Setup of oak:
==> flow/design.v (excerpt) <==
module colour_change #
(
    parameter DATA_WIDTH = 24  
)
(
    input  wire                   clk,
    input  wire                   n_rst,
    input  wire [DATA_WIDTH-1:0] i_vid_data,
    input  wire                  i_vid_hsync,
    input  wire                  i_vid_vsync,
    input  wire                  i_vid_VDE,
    output reg [DATA_WIDTH-1:0] o_vid_data,
    output reg                  o_vid_hsync,
    output reg                  o_vid_vsync,
    output reg                  o_vid_VDE,
    input wire [3:0] btn,
    input wire [3:0] sw,
    output wire [3:0] led 
);
 assign led = 4'd0;
 wire [23:0] out1, out2,out3;
   wire hsync, vsync, vde, hsync2, vsync2, vde2, hsync3, vsync3, vde3;
   always@* begin
       case(sw)
           4'd1:begin o_vid_data=out1;
           o_vid_hsync = hsync;
           o_vid_vsync = vsync;
           o_vid_VDE = vde;
           end
           4'd2: begin 
            o_vid_data=out2;
            o_vid_hsync = hsync2;
            o_vid_vsync = vsync2;
            o_vid_VDE = vde2;
           end
           4'd3: begin 
           o_vid_data=out3;
           o_vid_hsync = hsync3;
           o_vid_vsync = vsync3;
           o_vid_VDE = vde3;
          end
          default: begin
           o_vid_data=i_vid_data;
           o_vid_hsync = i_vid_hsync;
           o_vid_vsync = i_vid_vsync;
           o_vid_VDE = i_vid_VDE;
           end
       endcase
   end
   skin_detection skin(.clk(clk), .n_rst(n_rst), .i_vid_data(i_vid_data), .i_vid_hsync(i_vid_hsync), .i_vid_vsync(i_vid_vsync), .i_vid_VDE(i_vid_VDE), .o_vid_data(out1), .o_vid_hsync(hsync), .o_vid_vsync(vsync), .o_vid_VDE(vde), .sw(sw));
   inversion inverse(.clk(clk), .n_rst(n_rst), .i_vid_data(i_vid_data), .i_vid_hsync(i_vid_hsync), .i_vid_vsync(i_vid_vsync), .i_vid_VDE(i_vid_VDE), .o_vid_data(out2), .o_vid_hsync(hsync2), .o_vid_vsync(vsync2), .o_vid_VDE(vde2), .sw(sw));
   position pos(.clk(clk), .n_rst(n_rst), .i_vid_data(i_vid_data), .i_vid_hsync(i_vid_hsync), .i_vid_vsync(i_vid_vsync), .i_vid_VDE(i_vid_VDE), .o_vid_data(out3), .o_vid_hsync(hsync3), .o_vid_vsync(vsync3), .o_vid_VDE(vde3), .sw(sw));
endmodule
Size in the first run: ~3,100 cells after synthesis, about 180 flip-flops, ~26,000 um2 of cells after synthesis.
clock: 10.1 ns
lec_check: 0
abc_area: 0
cap_margin: 20
cell_pad_in_sites_detail_placement: 2
core_aspect_ratio: 1.64
core_margin: 7
core_utilization: 46
cts_cluster_diameter: 398
gpl_routability_driven: 0
gpl_timing_driven: 0
min_routing_layer: met2
place_density_lb_addon: 0.29
setup_slack_margin: 2.19
slew_margin: 5
tns_end_percent: 85
run.sh (not shown) runs the stock make flow with config.mk's settings and CLKGATE_MAP_FILE=.
oak did not finish; the tool stopped in clock tree synthesis (4_1_cts) with error DPL-0033.
For pine, these inputs were changed with respect to oak:
Settings: CORE_ASPECT_RATIO: 1.64 -> unset; PLACE_DENSITY_LB_ADDON: 0.29 -> unset; CORE_MARGIN: 7 -> 2; GPL_TIMING_DRIVEN: 0 -> unset; GPL_ROUTABILITY_DRIVEN: 0 -> unset; CELL_PAD_IN_SITES_DETAIL_PLACEMENT: 2 -> unset; MIN_ROUTING_LAYER: met2 -> unset; CTS_CLUSTER_DIAMETER: 398 -> unset; TNS_END_PERCENT: 85 -> unset; CORE_UTILIZATION: 46 -> 72; SETUP_SLACK_MARGIN: 2.19 -> unset; SLEW_MARGIN: 5 -> 20; ABC_AREA: 0 -> 1; the clock period (ns, I/O delays scaled along): 10.1 -> 13.4.
Notes after the runs:
pine ended with every stage complete and zero timing, DRC or antenna violations. oak did not finish; a tool error ended it in clock tree synthesis (4_1_cts). Sort oak and pine by pre-CTS setup slack desc -> top: pine. Cmp pine vs oak: core footprint lower in pine. When the final numbers for oak and pine were put side by side, the area after synthesis turned out to be greater in oak. | number of standard cells after synthesis | higher: pine |. Between pine and oak, it is pine whose and-or/or-and share of the synthesized area is lower, by 13 points. | placement row count | pine vs oak | 44 lower |. Relative to oak, summed standard-cell area reported by yosys has gone down in pine. Die footprint delta (pine − oak): favourable. In the metrics for oak and pine, the one carrying the higher post-synthesis area per instance is oak.
Input changes introduced in birch (baseline for comparison: pine):
Settings: TNS_END_PERCENT newly set to 5; PLACE_DENSITY_LB_ADDON newly set to 0.2; SETUP_SLACK_MARGIN newly set to 3.3.
Findings:
- birch: GRT-0232 in global routing (5_1_grt) -> run aborted
- Die area came out exactly the same in birch and pine.
- From birch to pine, netlist area before placement did not move at all.
- Count of placed standard cells including taps went down slightly going from pine to birch.
- Summary — post-placement setup slack, birch relative to pine: higher, by 0.52 ns.
The inputs of maple differ from those of birch as listed below.
Settings: TNS_END_PERCENT no longer set, was 5; SETUP_SLACK_MARGIN no longer set, was 3.3; PLACE_DENSITY_LB_ADDON no longer set, was 0.2; the clock period (ns, I/O delays scaled along) now 22.0, was 13.4.
--- outcome ---
Summary across birch and maple: the single failing run is birch. Synthesized area came out exactly the same in birch and maple. Between birch and maple, the difference in proportion of synthesized flip-flops having asynchronous set or reset is negligible. Diff maple..birch | mean cell area of the mapped netlist | unchanged. On number of top-level pins, birch tracks maple almost exactly. Comparing maple against birch, there is no change at all in XOR/XNOR share of the synthesized area.
Input-level comparison between cedar and maple:
Settings: a deleted ABC_AREA that had been 1; a change of CORE_UTILIZATION from 72 to 65; a change of the clock period (ns, I/O delays scaled along) from 22.0 to 14.9.
Findings:
- In summary, cedar completed successfully, with a layout that passed the timing, DRC and antenna checks.
- Changes observed in cedar relative to maple: die outline area shows an increase of about 20%.
- Compared with maple, in cedar number of enable flip-flop cells comparable, cell count listed in synth_stat.txt now smaller.
- In cedar, smallest setup slack after layout is lower than in maple.
- Number of setup buffers added after CTS: maple and cedar compared, higher one is cedar
- Taking cedar over maple, the count of different cell masters after synthesis ratio works out to 1.8.
- [cedar] wire length rose about 34% relative to maple
- The hold slack was comparable across maple and cedar.

The RTL this note starts from:
==> flow/design.v <==
`timescale 1ns / 1ps
module skin_detection(
    input clk,
    input n_rst,
    input [23:0] i_vid_data,
    input i_vid_hsync,
    input i_vid_vsync,
    input i_vid_VDE,
    input [3:0] sw,
    output reg [23:0] o_vid_data,
    output reg o_vid_hsync,
    output reg o_vid_vsync,
    output reg o_vid_VDE
);
    localparam [7:0] skin_y = 8'd80;
    localparam [7:0] skin_cb_min = 8'd70;  
    localparam [7:0] skin_cb_max = 8'd135;  
    localparam [7:0] skin_cr_min = 8'd120;  
    localparam [7:0] skin_cr_max = 8'd180;   
    reg signed [8:0] y, ytemp;
    reg signed [8:0] cb;
    reg signed [8:0] cr;
    reg signed [8:0] rtemp,gtemp,btemp, rtemp2, gtemp2, btemp2;
    localparam [7:0] r  = 8'd255;
    localparam [7:0] g = 8'd0;
    localparam [7:0] b = 8'd255;
    wire [7:0] red, green, blue;
    assign {red, blue, green} = i_vid_data;
    wire hsync = i_vid_hsync;
    wire vsync = i_vid_vsync;
    wire VDE = i_vid_VDE;
    always @(posedge clk) begin
        if(sw == 4'd1) begin
        ytemp <= 16+ (256*red+green*645+blue*98)/1000;
        cb <= (577*(btemp-ytemp))/1000+128;
        cr <= (713*(rtemp-ytemp))/1000+128;
        y <= ytemp;
        rtemp <= red;
        gtemp <= green;
        btemp <= blue;
        rtemp2 <= rtemp;
        gtemp2 <= gtemp;
        btemp2 <= btemp;
        if(y > skin_y && skin_cb_min < cb && skin_cb_max > cb && skin_cr_min < cr && skin_cr_max > cr) begin
            o_vid_data[23:16] <= rtemp2;
            o_vid_data[15:8] <= btemp2;
            o_vid_data[7:0] <= gtemp2;
        end else begin
            o_vid_data[23:16] <= r;
            o_vid_data[15:8] <= b;
            o_vid_data[7:0] <= g;
        end
        o_vid_hsync <=  hsync;
        o_vid_vsync <=  vsync;
        o_vid_VDE <=  VDE;
    end
    end
endmodule
`timescale 1ns / 1ps
module inversion(
    input clk,
    input n_rst,
    input [23:0] i_vid_data,
    input i_vid_hsync,
    input i_vid_vsync,
    input i_vid_VDE,
    input [3:0] sw,
    output reg [23:0] o_vid_data,
    output reg o_vid_hsync,
    output reg o_vid_vsync,
    output reg o_vid_VDE
);
    wire [7:0] red, green, blue;
    assign {red, green, blue} = i_vid_data;
 always @(posedge clk) begin
        if(sw == 4'd2) begin
            o_vid_data[23:16] <= 255-red;
            o_vid_data[15:8] <= 255-green;
            o_vid_data[7:0] <= 255-blue;
        end
        o_vid_hsync <= i_vid_hsync;
        o_vid_vsync <=  i_vid_vsync;
        o_vid_VDE <=  i_vid_VDE;
        end
endmodule
`timescale 1ns / 1ps
module position(
input clk,
    input n_rst,
    input [23:0] i_vid_data,
    input i_vid_hsync,
    input i_vid_vsync,
    input i_vid_VDE,
    input [3:0] sw,
    output reg [23:0] o_vid_data,
    output reg o_vid_hsync,
    output reg o_vid_vsync,
    output reg o_vid_VDE
);
    wire [7:0] red, green, blue;
    reg [16:0] vcount, hcount;
    reg [16:0] vcount_q, hcount_q;
    assign {red, blue, green} = i_vid_data;
    always @* begin
        hcount = hcount_q;
        vcount = vcount_q;
        if(!n_rst) begin
            hcount = 0;
            vcount = 0;
        end else
            if(i_vid_VDE) begin
        if(hcount_q>=16'd1919) begin
            hcount = 0;
            if(vcount_q>=16'd1079)
                vcount =0;
         else vcount = vcount_q +1;
    end else hcount = hcount_q +1;
    end
    end
    always @(posedge clk) begin
        hcount_q <= hcount;
        vcount_q <= vcount;
    end
    wire [7:0] grey = (3*red)/100 + (59*green)/100 + (11*blue)/100;
     always @(posedge clk) begin
           if(sw == 4'd3) begin
             if (hcount > 200 && hcount < 800) begin
                o_vid_data[23:16] <= grey;
                 o_vid_data[15:8] <= grey; 
                 o_vid_data[7:0] <= grey;         
           end
           else
             o_vid_data <= i_vid_data;
           end
           o_vid_hsync <= i_vid_hsync;
           o_vid_vsync <=  i_vid_vsync;
           o_vid_VDE <=  i_vid_VDE;
           end
endmodule
`timescale 1ns / 1ps
module colour_change #
(
    parameter DATA_WIDTH = 24  
)
(
    input  wire                   clk,
    input  wire                   n_rst,
    input  wire [DATA_WIDTH-1:0] i_vid_data,
    input  wire                  i_vid_hsync,
    input  wire                  i_vid_vsync,
    input  wire                  i_vid_VDE,
    output reg [DATA_WIDTH-1:0] o_vid_data,
    output reg                  o_vid_hsync,
    output reg                  o_vid_vsync,
    output reg                  o_vid_VDE,
    input wire [3:0] btn,
    input wire [3:0] sw,
    output wire [3:0] led 
);
 assign led = 4'd0;
 wire [23:0] out1, out2,out3;
   wire hsync, vsync, vde, hsync2, vsync2, vde2, hsync3, vsync3, vde3;
   always@* begin
       case(sw)
           4'd1:begin o_vid_data=out1;
           o_vid_hsync = hsync;
           o_vid_vsync = vsync;
           o_vid_VDE = vde;
           end
           4'd2: begin 
            o_vid_data=out2;
            o_vid_hsync = hsync2;
            o_vid_vsync = vsync2;
            o_vid_VDE = vde2;
           end
           4'd3: begin 
           o_vid_data=out3;
           o_vid_hsync = hsync3;
           o_vid_vsync = vsync3;
           o_vid_VDE = vde3;
          end
          default: begin
           o_vid_data=i_vid_data;
           o_vid_hsync = i_vid_hsync;
           o_vid_vsync = i_vid_vsync;
           o_vid_VDE = i_vid_VDE;
           end
       endcase
   end
   skin_detection skin(.clk(clk), .n_rst(n_rst), .i_vid_data(i_vid_data), .i_vid_hsync(i_vid_hsync), .i_vid_vsync(i_vid_vsync), .i_vid_VDE(i_vid_VDE), .o_vid_data(out1), .o_vid_hsync(hsync), .o_vid_vsync(vsync), .o_vid_VDE(vde), .sw(sw));
   inversion inverse(.clk(clk), .n_rst(n_rst), .i_vid_data(i_vid_data), .i_vid_hsync(i_vid_hsync), .i_vid_vsync(i_vid_vsync), .i_vid_VDE(i_vid_VDE), .o_vid_data(out2), .o_vid_hsync(hsync2), .o_vid_vsync(vsync2), .o_vid_VDE(vde2), .sw(sw));
   position pos(.clk(clk), .n_rst(n_rst), .i_vid_data(i_vid_data), .i_vid_hsync(i_vid_hsync), .i_vid_vsync(i_vid_vsync), .i_vid_VDE(i_vid_VDE), .o_vid_data(out3), .o_vid_hsync(hsync3), .o_vid_vsync(vsync3), .o_vid_VDE(vde3), .sw(sw));
endmodule
make LEC_CHECK=0 ABC_AREA=1 CAP_MARGIN=30 CORE_ASPECT_RATIO=0.5 CORE_MARGIN=2 CORE_UTILIZATION=72 CTS_CLUSTER_SIZE=14 HOLD_SLACK_MARGIN=-0.09 PLACE_DENSITY_LB_ADDON=0.23 SETUP_SLACK_MARGIN=-0.76 SLEW_MARGIN=0 finish   # period 11.1 ns
The baseline ended with an error in clock tree synthesis (4_1_cts) on DPL-0038.
==> next run, changes <==
- CAP_MARGIN: 30 -> 20
- CORE_ASPECT_RATIO: 0.5 -> not set
- CTS_CLUSTER_DIAMETER: not set -> 184
- CTS_CLUSTER_SIZE: 14 -> 98
- HOLD_SLACK_MARGIN: -0.09 -> not set
- PLACE_DENSITY_LB_ADDON: 0.23 -> not set
- SETUP_SLACK_MARGIN: -0.76 -> not set
- SLEW_MARGIN: 0 -> 20
- TNS_END_PERCENT: not set -> 5
- clock period: 11.1 -> 13.4 ns (I/O delays scaled with it)
The new run went through all stages and came out clean.
Synthesized cell count stays the same.
Synthesized area stays the same.
Die size is about the same.
==> next run, changes <==
- PLACE_DENSITY: not set -> 0.38
- TNS_END_PERCENT: 5 -> not set
- clock period: 13.4 -> 12.7 ns (I/O delays scaled with it)
Outcome:
- The changed run finished but fails on setup timing
- cell count climbs by 2.5%
- setup slack degrades by 1.2 ns
- clock skew stays flat
==> next run, changes <==
- ABC_AREA: 1 -> not set
- CORE_UTILIZATION: 72 -> 40
- CTS_CLUSTER_DIAMETER: 184 -> not set
- CTS_CLUSTER_SIZE: 98 -> not set
- PLACE_DENSITY: 0.38 -> not set
- clock period: 12.7 -> 20.0 ns (I/O delays scaled with it)
The changed run went through all stages and came out clean.
Final cell count rose by 0.30%.
Setup slack improved by 3.0 ns.
Synthesized area increases by 8.1%.
Global-route usage decreases by 14 points.
Clock skew shrinks by 0.0065 ns.
Hold slack got worse by 0.0089 ns.
Routed wire length falls by 8.8%.
==> next run, changes <==
- GPL_ROUTABILITY_DRIVEN: not set -> 0
- GPL_TIMING_DRIVEN: not set -> 0
- SLEW_MARGIN: 20 -> 35
=>
- The new run finished clean
- clock-buffer cell count does not change
- routed wire length went up by 0.82%
- worst hold slack barely changes
==> next run, changes <==
- CORE_ASPECT_RATIO: not set -> 0.65
- GPL_ROUTABILITY_DRIVEN: 0 -> not set
- SETUP_SLACK_MARGIN: not set -> 5.0
- SLEW_MARGIN: 35 -> 25
The changed run completed with no timing, DRC or antenna violations.
Global-route usage climbs by 2.1 points.
Synthesized area is unchanged.
Maximum frequency climbs by about 20%.
Die area barely changes.
Wire length went up by about 16%.
Final cell count is higher by about 5%.
Via count rises by 7.5%.
Cell area increases by about 14%.
Register-to-register slack improves by 1.5 ns.
Critical path depth goes up by 2.
Worst setup slack gains 3.0 ns.

// colour_change: RTL as listed in full above, without the edits since
Settings: LEC_CHECK=0, ABC_AREA=0, CAP_MARGIN=20, CELL_PAD_IN_SITES_DETAIL_PLACEMENT=2, CORE_ASPECT_RATIO=1.64, CORE_MARGIN=2, CORE_UTILIZATION=46, CTS_CLUSTER_DIAMETER=398, GPL_ROUTABILITY_DRIVEN=0, GPL_TIMING_DRIVEN=0, HOLD_SLACK_MARGIN=0.29, SETUP_SLACK_MARGIN=2.19, SLEW_MARGIN=35, TNS_END_PERCENT=85; clock period 10.1 ns.
The starting point aborted during 4_1_cts.
Next try:
ABC_AREA = not set   (was 0)
CELL_PAD_IN_SITES_DETAIL_PLACEMENT = not set   (was 2)
CORE_ASPECT_RATIO = not set   (was 1.64)
CORE_UTILIZATION = 40   (was 46)
CTS_CLUSTER_DIAMETER = not set   (was 398)
GPL_ROUTABILITY_DRIVEN = not set   (was 0)
GPL_TIMING_DRIVEN = not set   (was 0)
HOLD_SLACK_MARGIN = not set   (was 0.29)
SETUP_SLACK_MARGIN = not set   (was 2.19)
SLEW_MARGIN = 20   (was 35)
TNS_END_PERCENT = not set   (was 85)
clock period = 18.1 ns   (was 10.1 ns; I/O delays follow)
With this change the flow passed the timing, DRC and antenna checks; die size climbs by 15%; synthesized cell count does not change; synthesized area does not change.
Next try:
CORE_UTILIZATION = 67   (was 40)
SETUP_SLACK_MARGIN = -0.92   (was not set)
clock period = 12.2 ns   (was 18.1 ns; I/O delays follow)
After rerunning: With this change the flow ended with an error in 5_1_grt, error GRT-0116. Die size shrinks by 40%. Area after synthesis does not change. Synthesized cell count is unchanged.
